==> inputs of 09-14 <==
==> flow/design.v <==
module mult32(input clk,
	      input rst,
	      input en,
	      input [31:0] a,
	      input [31:0] b,
	      output [31:0] z,
				output output_ready);
reg [49:0] temp_out ;
reg s_a, s_b, s_z;
reg [9:0] e_a, e_b, e_z;
reg [23:0] m_a, m_b, m_z;
reg guard, round, lonz;
reg [31:0] Z, temp2;
reg out_ready;
reg [31:0] z_q;
reg out_ready_q;
reg [5:0] diff2;
reg [15:0] val16;
reg [7:0] val8;
reg [3:0] val4;
always@(posedge clk)
begin
	if(rst == 1)
	begin
		Z = 32'd0;
		out_ready = 0;
	end
	else if(en == 0)
	begin
		out_ready = 0;
	end
	else if(en == 1)
	begin 
		s_a = a[31];
		s_b = b[31];
		e_a = a[30:23] - 127;
		e_b = b[30:23] - 127;
		m_a[22:0] = a[22:0];
		m_b[22:0] = b[22:0];
		m_a[23] = 1;
		m_b[23] = 1;
		if((e_a == 128 && m_a[22:0] != 0) || (e_b == 128 && m_b[22:0] != 0))
		begin
			Z[31] = 1;
			Z[30:23] = 8'hff;
			Z[22] = 1;
			Z[21:0] = 0;
			out_ready = 1;
		end
		else if(e_a == 128)
		begin
			if(($signed(e_b) == -127) && (m_b[22:0] == 0))
			begin
				Z[31] = 1;
				Z[30:23] = 8'hff;
				Z[22] = 1;
				Z[21:0] = 0;
				out_ready = 1;
			end
			else
			begin
				Z[31] = s_a ^ s_b;
				Z[30:23] = 8'hff;
				Z[22:0] = 0;
				out_ready = 1;
			end
		end
		else if(e_b == 128)
		begin
			if(($signed(e_a) == -127) && (m_a[22:0] == 0))
			begin
				Z[31] = 1;
				Z[30:23] = 8'hff;
				Z[22] = 1;
				Z[21:0] = 0;
				out_ready = 1;
			end
			else
			begin
				Z[31] = s_a ^ s_b;
				Z[30:23] = 8'hff;
				Z[22:0] = 0;
				out_ready = 1;
			end
		end
		else if($signed(e_a) == -127 && m_a[22:0] == 23'd0)  	
		begin	   
			Z[31] = s_a ^ s_b;
			Z[30:23] = 0;
			Z[22:0] = 0;
			out_ready = 1;
		end
		else if($signed(e_b) == -127 && m_b[22:0] == 23'd0)	
		begin	   
			Z[31] = s_a ^ s_b;
			Z[30:23] = 0;
			Z[22:0] = 0;
			out_ready = 1;
		end
		else
		begin
			s_z = s_a ^ s_b;
			e_z = e_a + e_b + 1;
			temp_out = m_a * m_b * 4;
			m_z = temp_out [49:26];
			guard = temp_out [25];
			round = temp_out [24];
			lonz = (temp_out[23:0] != 0);
			if(m_z[23] == 0)
			begin
				temp2 [23:0] = m_z[23:0];
				temp2 [31:24] = 0;
				if (temp2 == 0)
				begin 
					diff2 = 32;
				end
				else
				begin
    			diff2[5] = 1'b0;
  		  	diff2[4] = (temp2[31:16] == 16'b0);
    			val16 = diff2[4] ? temp2[15:0] : temp2[31:16];
    			diff2[3] = (val16[15:8] == 8'b0);
    			val8 = diff2[3] ? val16[7:0] : val16 [15:8];
    			diff2[2] = (val8[7:4] == 4'b0);
    			val4 = diff2[2] ? val8[3:0] : val8[7:4];
    			diff2[1] = (val4[3:2] == 2'b0);
    			diff2[0] = diff2[1] ? ~val4[1] : ~val4[3];
				end
				m_z = m_z << (diff2 - 8);
				e_z = e_z - (diff2 - 8);
			end
			if (guard && (round | lonz | m_z[0]))
			begin
				m_z = m_z + 1;
				if(m_z == 24'hffffff)
				begin
					e_z = e_z + 1;
				end
			end
			Z[22:0] = m_z [22:0];
			Z[31:23] = e_z [7:0] + 127;	
			Z[31] = s_z;
			if($signed(e_z) < -126)
			begin
				Z[31:0] = 0; 
			end
			if($signed(e_z) == -126 && m_z[23] == 0)
			begin
				Z[30:23] = 0;
			end	
			if($signed(e_z) > 127)
			begin
				Z[22:0] = 0;
				Z[30:23] = 8'hff;
				Z[31] = s_z;
			end
			out_ready = 1;		
		end
	end
	z_q <= Z;
	out_ready_q <= out_ready;
end
assign z = z_q;
assign output_ready = out_ready_q;
endmodule	
module adder32(input clk,
						 input rst,
						 input en,
						 input [31:0] a,
						 input [31:0] b,
						 output [31:0] z,
						 output output_ready);
reg s_a, s_b, s_z;
reg [9:0] e_a, e_b, e_z, e_min, diff;
reg [26:0] m_a, m_b;
reg [23:0] m_z;
reg [27:0] temp;
reg guard, round, lonz;
reg [31:0] Z, temp2;
reg out_ready;
reg [31:0] z_q;
reg out_ready_q;
reg [5:0] diff2;
reg [15:0] val16;
reg [7:0] val8;
reg [3:0] val4;
always@(posedge clk)
begin		
	if(rst == 1)
	begin
		diff = 0;
		diff2 = 0;
		Z = 32'd0;
		out_ready = 0;
		temp = 0;
	end
	else if (en == 0)
	begin
		out_ready = 0;
	end
	else if (en == 1)
	begin
		s_a = a[31];
		s_b = b[31];
		e_a = a[30:23] - 127;
		e_b = b[30:23] - 127;
		m_a[26] = 1;
		m_b[26] = 1;
		m_a [25:3]= a[22:0];
		m_b [25:3]= b[22:0];
		m_a [2:0] = 3'd0;
		m_b [2:0] = 3'd0;
		if((e_a == 128 && m_a[25:0] != 0) || (e_b == 128 && m_b[25:0] != 0))
		begin
			Z[31] = 1;
			Z[30:23] = 8'hff;
			Z[22] = 1;
			Z[21:0] = 0;
			out_ready = 1;
		end
		else if(e_a == 128)
		begin
			Z[31] = s_a;
			Z[30:23] = 8'hff;
			Z[22:0] = 0;
			out_ready = 1;
		end
		else if(e_b == 128)
		begin
			Z[31] = s_b;
			Z[30:23] = 8'hff;
			Z[22:0] = 0;
			out_ready = 1;
		end
		else if(($signed(e_a) == -127 && m_a[25:0] == 0) && ($signed(e_b) == -127 && m_b[25:0] == 0))
		begin	   
			Z[31] = s_a & s_b;
			Z[30:23] = 0;
			Z[22:0] = 0;
			out_ready = 1;
		end
		else if($signed(e_a) == -127 && m_a[25:0] == 0) 	
		begin	   
			Z[31] = s_b;
			Z[30:23] = e_b[7:0] + 127;
			Z[22:0] = m_b[25:3];
			out_ready = 1;
		end
		else if($signed(e_b) == -127 && m_b[25:0] == 0)  	
		begin	   
			Z[31] = s_a;
			Z[30:23] = e_a[7:0] + 127;
			Z[22:0] = m_a[25:3];
			out_ready = 1;
		end
		else if(($signed(e_a) == $signed(e_b)) && (m_a == m_b) && (s_a != s_b))			
		begin
			Z[31] = 0;
			Z[30:23] = 0;
			Z[22:0] = 0;
			out_ready = 1;
		end
		else
		begin
			if($signed(e_a) > $signed(e_b))
			begin
				diff = e_a - e_b;
				e_b = e_b + diff;
				m_b = m_b >> diff;
				m_b[0] = m_b[0] | m_b[1];
			end
			else if ($signed(e_a) < $signed(e_b))
			begin
				diff = e_b - e_a;
				e_a = e_a + diff;
				m_a = m_a >> diff;
				m_a[0] = m_a[0] | m_a[1];
			end
			e_z = e_a;
			if(s_a == s_b)
			begin
				temp = m_a + m_b;
				s_z = s_a;
			end
			else
			begin
				if(m_a >= m_b)
				begin
					temp = m_a - m_b;
					s_z = s_a;
				end
				else
				begin
					temp = m_b - m_a;
					s_z = s_b;
				end
			end
			if(temp[27] == 1)
			begin
				m_z = temp[27:4];
				e_z = e_z + 1;
				guard = temp[3];
				round = temp[2];
				lonz = temp[1] | temp[0];
			end
			else
			begin
				m_z = temp[26:3];
				guard = temp[2];
				round = temp[1];
				lonz = temp[0];
				m_z[0] = guard;
			end
			if(m_z [23] == 0)
			begin
				temp2 [23:0] = m_z;
				temp2 [31:24] = 0;
				if (temp2 == 0)
				begin 
					diff2 = 32;
				end
				else
				begin
    			diff2[5] = 1'b0;
  		  	diff2[4] = (temp2[31:16] == 16'b0);
    			val16 = diff2[4] ? temp2[15:0] : temp2[31:16];
    			diff2[3] = (val16[15:8] == 8'b0);
    			val8 = diff2[3] ? val16[7:0] : val16 [15:8];
    			diff2[2] = (val8[7:4] == 4'b0);
    			val4 = diff2[2] ? val8[3:0] : val8[7:4];
    			diff2[1] = (val4[3:2] == 2'b0);
    			diff2[0] = diff2[1] ? ~val4[1] : ~val4[3];
				end
				m_z = m_z << (diff2 - 8);
				e_z = e_z - (diff2 - 8);
			end
			if(guard && (round | lonz | m_z[0]))
			begin
				m_z = m_z + 1;
				if(m_z == 24'hffffff)
				begin
					e_z = e_z + 1;
				end
			end
			Z[22:0] = m_z [22:0];
			Z[30:23] = e_z[7:0] + 127;	
			Z[31] = s_z;
			if($signed(e_z) < -126)
			begin
				Z[31:0] = 0; 
			end
			if($signed(e_z) == -127 && m_z[23] == 0)
				Z[30:23] = 0;
			if ($signed(e_z) == -127 && m_z[23:0] == 24'h0)
			          Z[31] = 0;  
			if($signed(e_z) > 127)
			begin
				Z[22:0] = 0;
				Z[30:23] = 8'hff;
				Z[31] = s_z;
			end
			out_ready = 1;	
		end
	end
	z_q <= Z;
	out_ready_q <= out_ready;
end
assign z = z_q;
assign output_ready = out_ready_q;
endmodule
module PE (input [31:0] x, input [31:0] w, input [31:0] acc, output reg [31:0] res, input clk, output reg [31:0] wout);
  reg [31:0] S1;
  wire [31:0] addout,multout;
  always @(posedge clk) begin
    res <= addout;
    wout <= w;
  end
mult32 m1(.clk(clk),.en(1'b1),.rst(1'b0),.a(x),.b(w),.z(multout),.output_ready());
adder32 a1(.clk(clk),.en(1'b1),.rst(1'b0),.a(multout),.b(acc),.z(addout),.output_ready());
endmodule
==> flow/run.sh <==
#!/bin/bash
# the make line also repeats each setting of config.mk as NAME=value (left out here)
make -C /OpenROAD-flow-scripts/flow DESIGN_CONFIG=/design/flow/config.mk WORK_HOME=/design/flow/orfs CLKGATE_MAP_FILE= finish
==> flow/config.mk <==
export PLATFORM = sky130hd
export DESIGN_NAME = PE
export DESIGN_NICKNAME = PE
export VERILOG_FILES = /design/flow/design.v
export SDC_FILE = /design/flow/constraint.sdc
export NUM_CORES = 4
export LEC_CHECK = 0
export CAP_MARGIN = 20
export CORE_MARGIN = 2
export CORE_UTILIZATION = 40
export SLEW_MARGIN = 20
==> flow/constraint.sdc <==
create_clock -name core_clock -period 17.6 [get_ports {clk}]
set_input_delay 3.5200 -clock core_clock [delete_from_list [all_inputs] [get_ports {clk}]]
set_output_delay 3.5200 -clock core_clock [all_outputs]
set_load 0.01 [all_outputs]
==> 11-04: changes against 09-14 <==
--- a/flow/config.mk
+++ b/flow/config.mk
@@ -6,6 +6,11 @@
 export NUM_CORES = 4
 export LEC_CHECK = 0
+export ABC_AREA = 1
 export CAP_MARGIN = 20
 export CORE_MARGIN = 2
-export CORE_UTILIZATION = 40
+export CORE_UTILIZATION = 72
+export CTS_CLUSTER_DIAMETER = 374
+export CTS_CLUSTER_SIZE = 100
+export SETUP_SLACK_MARGIN = 3.22
 export SLEW_MARGIN = 20
+export TNS_END_PERCENT = 10
==> flow/constraint.sdc (replaced) <==
create_clock -name core_clock -period 13.1 [get_ports {clk}]
set_input_delay 2.6200 -clock core_clock [delete_from_list [all_inputs] [get_ports {clk}]]
set_output_delay 2.6200 -clock core_clock [all_outputs]
set_load 0.01 [all_outputs]
==> 02-25: changes against 09-14 <==
--- a/flow/config.mk
+++ b/flow/config.mk
@@ -6,6 +6,16 @@
 export NUM_CORES = 4
 export LEC_CHECK = 0
+export ABC_AREA = 1
 export CAP_MARGIN = 20
-export CORE_MARGIN = 2
-export CORE_UTILIZATION = 40
-export SLEW_MARGIN = 20
+export CELL_PAD_IN_SITES_DETAIL_PLACEMENT = 1
+export CELL_PAD_IN_SITES_GLOBAL_PLACEMENT = 3
+export CORE_ASPECT_RATIO = 0.82
+export CORE_MARGIN = 10
+export CORE_UTILIZATION = 68
+export CTS_CLUSTER_DIAMETER = 142
+export CTS_CLUSTER_SIZE = 48
+export MIN_ROUTING_LAYER = met2
+export PLACE_DENSITY_LB_ADDON = 0.21
+export SETUP_SLACK_MARGIN = 1.98
+export SLEW_MARGIN = 15
+export TNS_END_PERCENT = 55
==> flow/constraint.sdc (replaced) <==
create_clock -name core_clock -period 19.9 [get_ports {clk}]
set_input_delay 3.9800 -clock core_clock [delete_from_list [all_inputs] [get_ports {clk}]]
set_output_delay 3.9800 -clock core_clock [all_outputs]
set_load 0.01 [all_outputs]
==> ci_impl_report.md <==
### Metrics collected by this job

| Metric | Value |
|---|---|
| Cell Area, Synth | 41,800 um2 |
| HPWL Detailed | 148,000 um |
| First logged error message | [ERROR DPL-0033] detailed placement checks failed during check placement. |
| Status | aborted with a tool error |
| Stage at which the run stopped | clock tree synthesis (4_1_cts) |
| Largest type area fraction | 23.4% |
Source of the figures above: 11-04

==> ci_impl_report.md <==
### Metrics collected by this job

| Metric | Value |
|---|---|
| Cell Area, Synth | 41,800 um2 |
| Die Ht | 244 um |
| Top cells, area | sky130_fd_sc_hd__fa_1 (23%), sky130_fd_sc_hd__nand2_1 (17%), sky130_fd_sc_hd__inv_1 (12%) |
| First logged error message | [ERROR FLW-0024] Place density exceeds 1.0 (current PLACE_DENSITY_LB_ADDON =  0.21). Please check if the value of  PLACE_DENSITY_LB_ADDON is between 0 and 0.99. |
| Stage at which the run stopped | global placement without I/O (3_1_place_gp_skip_io) |
| Status | aborted with a tool error |
| Largest type area fraction | 23.4% |
| Number of standard cells reported by yosys | 6,637 |
Source of the figures above: 02-25

==> ci_impl_report.md <==
## Synthesis and layout report

| Metric | Value |
|---|---|
| Status | finished clean |
| HPWL Detailed | 146,000 um |
| Cell Area, Synth | 43,600 um2 |
| Largest type area fraction | 22.5% |
Source of the figures above: 09-14



==> inputs of harbor <==
Starts from the design.v that is shown in full above.
Settings: LEC_CHECK=0, ABC_AREA=1, CAP_MARGIN=20, CORE_MARGIN=2, CORE_UTILIZATION=72, CTS_CLUSTER_DIAMETER=146, CTS_CLUSTER_SIZE=100, SLEW_MARGIN=20, TNS_END_PERCENT=10; clock period 13.1 ns.
run.sh (not shown) runs the stock make flow with config.mk's settings and CLKGATE_MAP_FILE=.
==> inputs of pepper, as changes to harbor <==
- ABC_AREA: 1 -> default
- CELL_PAD_IN_SITES_GLOBAL_PLACEMENT: default -> 0
- CORE_ASPECT_RATIO: default -> 1.29
- CORE_UTILIZATION: 72 -> 61
- CTS_CLUSTER_DIAMETER: 146 -> default
- CTS_CLUSTER_SIZE: 100 -> 37
- GPL_ROUTABILITY_DRIVEN: default -> 1
- MAX_ROUTING_LAYER: default -> met5
- SETUP_SLACK_MARGIN: default -> 4.51
- SLEW_MARGIN: 20 -> 35
- TNS_END_PERCENT: 10 -> 5
==> flow/constraint.sdc (replaced) <==
create_clock -name core_clock -period 15.5 [get_ports {clk}]
set_input_delay 3.1000 -clock core_clock [delete_from_list [all_inputs] [get_ports {clk}]]
set_output_delay 3.1000 -clock core_clock [all_outputs]
set_load 0.01 [all_outputs]
==> results <==
| metric | pepper | harbor |
|---|---|---|
| Standard cell area after detailed placement | 0.05523 mm^2 | 0.05275 mm^2 |
| AND-OR/OR-AND Cells, Area Fraction | 21.63% | 9.549% |
| Count of unique library cells instantiated by Yosys | 130 | 71 |
| Die Size | 0.07357 mm^2 | 0.05996 mm^2 |
| Cell area after synthesis | 0.04356 mm^2 | 0.04177 mm^2 |
| Die boundary width | 239.3 um | 244.9 um |
| Count of mapped cells out of synthesis | 5783 | 6637 |
| Global placer's final weighted congestion | 1.152 | 1.195 |
| Yosys stat area | 0.04356 mm^2 | 0.04177 mm^2 |
| Adder-cell share of the synthesized area | 31.72% | 32.95% |
| Register share after synthesis | 5.883% | 6.134% |
| Number of cells in Yosys stat | 5783 | 6637 |
| Status | complete, but fails checks | stopped before the end |
| Last stage reached | - | 4_1_cts |
| Reasons for failing layout checks | max-capacitance violations, max-slew violations, negative setup slack | - |
| Post-DP HPWL | 153.6 mm | 142.7 mm |


==> inputs of build 62 <==
Starts from the design.v that is shown in full above.
Settings: LEC_CHECK=0, ABC_AREA=1, CAP_MARGIN=20, CORE_ASPECT_RATIO=0.72, CORE_MARGIN=2, CORE_UTILIZATION=72, CTS_CLUSTER_DIAMETER=203, CTS_CLUSTER_SIZE=35, GPL_ROUTABILITY_DRIVEN=0, MAX_ROUTING_LAYER=met4, PLACE_DENSITY_LB_ADDON=0.04, SETUP_SLACK_MARGIN=3.16, SLEW_MARGIN=20; clock period 10.7 ns.
==> inputs of trial 37, as changes to build 62 <==
Settings changed: CORE_ASPECT_RATIO 0.72 to unset, CORE_UTILIZATION 72 to 60, CTS_CLUSTER_DIAMETER 203 to unset, CTS_CLUSTER_SIZE 35 to 98, GPL_ROUTABILITY_DRIVEN 0 to unset, MAX_ROUTING_LAYER met4 to unset, PLACE_DENSITY_LB_ADDON 0.04 to unset, SETUP_SLACK_MARGIN 3.16 to unset.
==> flow/constraint.sdc (replaced) <==
create_clock -name core_clock -period 21.5 [get_ports {clk}]
set_input_delay 4.3000 -clock core_clock [delete_from_list [all_inputs] [get_ports {clk}]]
set_output_delay 4.3000 -clock core_clock [all_outputs]
set_load 0.01 [all_outputs]
==> comparison table <==
|  | build 62 | trial 37 |
|---|---|---|
| Most frequent cell after synthesis | nand2_1 | nand2_1 |
| Share of synthesized cell area in and-or and or-and compound cells | 9.55% | 9.55% |
| Floorplan Core Area | 57,000 um2 | 68,700 um2 |
| Io pins | 161 | 161 |
| Synthesized instance count | 6,637 | 6,637 |
| Post-synth top flop | dfxtp_1 | dfxtp_1 |
| Chip Height | 208 um | 268 um |
| Standard-cell row count | 74 | 96 |
| Instance area at placement | 54,400 um2 | 44,000 um2 |
| Adder-cell area share of the yosys netlist | 33.0% | 33.0% |
| Number of warning messages in the yosys log | 3 | 3 |
| Core Util at FP | 73.2% | 60.8% |
| Chip Area | 60,000 um2 | 71,700 um2 |
| Number of enable flip-flop cells | 0 | 0 |
| Post-synthesis cell count from yosys | 6,637 | 6,637 |
| Die width | 288 um | 268 um |
| Synthesis area per yosys | 41,800 um2 | 41,800 um2 |
| # placed instances | 8,638 | 7,568 |
| Pre-CTS setup slack | -4.40 ns | 1.70 ns |
| Placed wire-length estimate | 169,000 um | 117,000 um |
| Run status | did not finish | no timing/DRC/antenna violations |
| Last stage reached | clock tree synthesis (4_1_cts) | - |
| Share of the synthesized netlist area taken by xor and xnor gates | 2.94% | 2.94% |
